Setup of v51:
## sig_16_hw
module sig_16_hw #(parameter K=16,DWIDTH=32,EXPONENT_WIDTH=8, BIAS=8'd127)(input [DWIDTH-1:0] x_in,input clk,start,rst,output reg valid, output [DWIDTH-1:0] y_out);
==> flow/config.mk <==
export PLATFORM = sky130hd
export DESIGN_NAME = sig_16_hw
export DESIGN_NICKNAME = sig_16_hw
export VERILOG_FILES = /design/flow/design.v
export SDC_FILE = /design/flow/constraint.sdc
export NUM_CORES = 4
export LEC_CHECK = 0
export CAP_MARGIN = 20
export CORE_MARGIN = 2
export CORE_UTILIZATION = 40
export PLACE_DENSITY = 0.6
export SETUP_SLACK_MARGIN = -0.7
export SLEW_MARGIN = 20
==> flow/constraint.sdc <==
create_clock -name core_clock -period 7.91 [get_ports {clk}]
set_input_delay 1.5820 -clock core_clock [delete_from_list [all_inputs] [get_ports {clk}]]
set_output_delay 1.5820 -clock core_clock [all_outputs]
set_load 0.01 [all_outputs]
run.sh (not shown) runs the stock make flow with config.mk's settings and CLKGATE_MAP_FILE=.
diff inputs: v51 => v58
Settings: changing CORE_UTILIZATION from 40 to 72; changing PLACE_DENSITY from 0.6 to 0.65; removing SETUP_SLACK_MARGIN (formerly -0.7); changing the clock period (ns, I/O delays scaled along) from 7.91 to 5.72.
Results
- The layout overhead on the synthesized area in v58 sits 3.7 points above the value recorded for v51.
- NOTE: met2 global-route usage in v58 exceeds that of v51
- The flow completed for v58, but it is not clean: the layout still shows setup timing.
- v51 has lower total number of vias than v58.
- v58 -> v51: proportion of synthesized chip area in sequential cells delta 0, exact match
diff inputs: v58 => v38
Settings: PLACE_DENSITY_LB_ADDON newly set to 0.2; SETUP_SLACK_MARGIN newly set to 1.87; PLACE_DENSITY removed (was 0.65); CTS_CLUSTER_SIZE newly set to 14; the clock period (ns, I/O delays scaled along) changed from 5.72 to 7.38.
Notes after the runs:
Diff v58 -> v38 | number of antenna violations at the first check in global routing | increase of 4
Note that the final routed wirelength across all metal layers recorded for v58 amounts to 0.836 times the value seen in v38.
v38 was carried through to the last stage, and its layout satisfied the timing, DRC and antenna checks.
Between v58 and v38, the flow reports combinational power decreasing by more than 10%.
The global-route wire length before repair reported for v38 is greater than that of v58 by about 13%.
| number of buffers inserted to repair setup after CTS | v38 vs v58 | 31 higher |
On total power: between v38 and v58, it ends up lower for v38.
Cmp v38 and v58 / sum of buffers and inverters on the critical path / lower: v58
Routability congestion estimate from global placement, v38 and v58, higher one = v58.
[compare] base=v58 new=v38: leakage power summed over all cells roughly the same; final cell count dropped 22; global-route usage over all layers rose 5.7 points.
Changes in v30 relative to v38:
Settings: putting TNS_END_PERCENT at 5 where nothing was set; clearing SETUP_SLACK_MARGIN, which used to be 1.87; clearing PLACE_DENSITY_LB_ADDON, which used to be 0.2; putting ABC_AREA at 1 where nothing was set; swapping 14 for 10 in CTS_CLUSTER_SIZE; putting PLACE_DENSITY at 0.38 where nothing was set; swapping 7.38 for 4.47 in the clock period (ns, I/O delays scaled along).
Findings:
- Flow for v30 halted at global routing (5_1_grt), error code GRT-0232.
- Summary of v30 over v38: total die size up 98 µm², chip height flat, TritonCTS buffer count up 5, area fraction in compound gates down 14 points.
- v30: area figure in the yosys stat output higher than v38
- There was hardly any difference in initial standard-cell utilization of the core between v30 and v38.

---

sig_16_hw again, from the RTL that the note above started with.
==> flow/config.mk <==
export PLATFORM = sky130hd
export DESIGN_NAME = sig_16_hw
export DESIGN_NICKNAME = sig_16_hw
export VERILOG_FILES = /design/flow/design.v
export SDC_FILE = /design/flow/constraint.sdc
export NUM_CORES = 4
export LEC_CHECK = 0
export ABC_AREA = 1
export CAP_MARGIN = 20
export CELL_PAD_IN_SITES_DETAIL_PLACEMENT = 0
export CORE_MARGIN = 2
export CORE_UTILIZATION = 68
export CTS_CLUSTER_DIAMETER = 189
export GPL_ROUTABILITY_DRIVEN = 0
export GPL_TIMING_DRIVEN = 1
export MAX_ROUTING_LAYER = met4
export PLACE_DENSITY_LB_ADDON = 0.02
export SETUP_SLACK_MARGIN = 0.1
export SLEW_MARGIN = 20
export TNS_END_PERCENT = 50
==> flow/constraint.sdc <==
create_clock -name core_clock -period 5.43 [get_ports {clk}]
set_input_delay 1.0860 -clock core_clock [delete_from_list [all_inputs] [get_ports {clk}]]
set_output_delay 1.0860 -clock core_clock [all_outputs]
set_load 0.01 [all_outputs]
The starting point ran to the end with violations: setup timing.
Edit:
==> flow/config.mk (replaced) <==
export PLATFORM = sky130hd
export DESIGN_NAME = sig_16_hw
export DESIGN_NICKNAME = sig_16_hw
export VERILOG_FILES = /design/flow/design.v
export SDC_FILE = /design/flow/constraint.sdc
export NUM_CORES = 4
export LEC_CHECK = 0
export ABC_AREA = 1
export CAP_MARGIN = 20
export CORE_MARGIN = 2
export CORE_UTILIZATION = 72
export PLACE_DENSITY = 0.35
export SLEW_MARGIN = 20
==> flow/constraint.sdc (replaced) <==
create_clock -name core_clock -period 4.77 [get_ports {clk}]
set_input_delay 0.9540 -clock core_clock [delete_from_list [all_inputs] [get_ports {clk}]]
set_output_delay 0.9540 -clock core_clock [all_outputs]
set_load 0.01 [all_outputs]
Result: The changed run reached the layout checks and failed them: setup timing; cell count grows by 4.0%; design area grows by 4.9%; synthesized area is unchanged; hold slack improved by 0.015 ns; core utilization grows by 9.6 points.
Edit:
--- a/flow/config.mk
+++ b/flow/config.mk
@@ -7,7 +7,5 @@
 export LEC_CHECK = 0
-export ABC_AREA = 1
 export CAP_MARGIN = 20
 export CORE_MARGIN = 2
-export CORE_UTILIZATION = 72
-export PLACE_DENSITY = 0.35
+export CORE_UTILIZATION = 60
 export SLEW_MARGIN = 20
==> flow/constraint.sdc (replaced) <==
create_clock -name core_clock -period 4.56 [get_ports {clk}]
set_input_delay 0.9120 -clock core_clock [delete_from_list [all_inputs] [get_ports {clk}]]
set_output_delay 0.9120 -clock core_clock [all_outputs]
set_load 0.01 [all_outputs]
Result: The changed run produced a layout that fails on setup timing; setup slack loses 1.7 ns; routed wire length barely changes; synthesized area is lower by 0.44%; hold slack gains 0.0063 ns; design area is higher by about 5%; power is lower by about 1.6%; non-clock buffer count is higher by 123.
Edit:
--- a/flow/config.mk
+++ b/flow/config.mk
@@ -7,5 +7,7 @@
 export LEC_CHECK = 0
+export ABC_AREA = 1
 export CAP_MARGIN = 20
 export CORE_MARGIN = 2
-export CORE_UTILIZATION = 60
+export CORE_UTILIZATION = 72
+export PLACE_DENSITY = 0.66
 export SLEW_MARGIN = 20
==> flow/constraint.sdc (replaced) <==
create_clock -name core_clock -period 5.27 [get_ports {clk}]
set_input_delay 1.0540 -clock core_clock [delete_from_list [all_inputs] [get_ports {clk}]]
set_output_delay 1.0540 -clock core_clock [all_outputs]
set_load 0.01 [all_outputs]
Effect: The changed run ran to the end with violations: setup timing; final area is lower by a few percent; wire length is lower slightly; synthesized area is higher slightly.
Power and IR drop assume default switching activity.
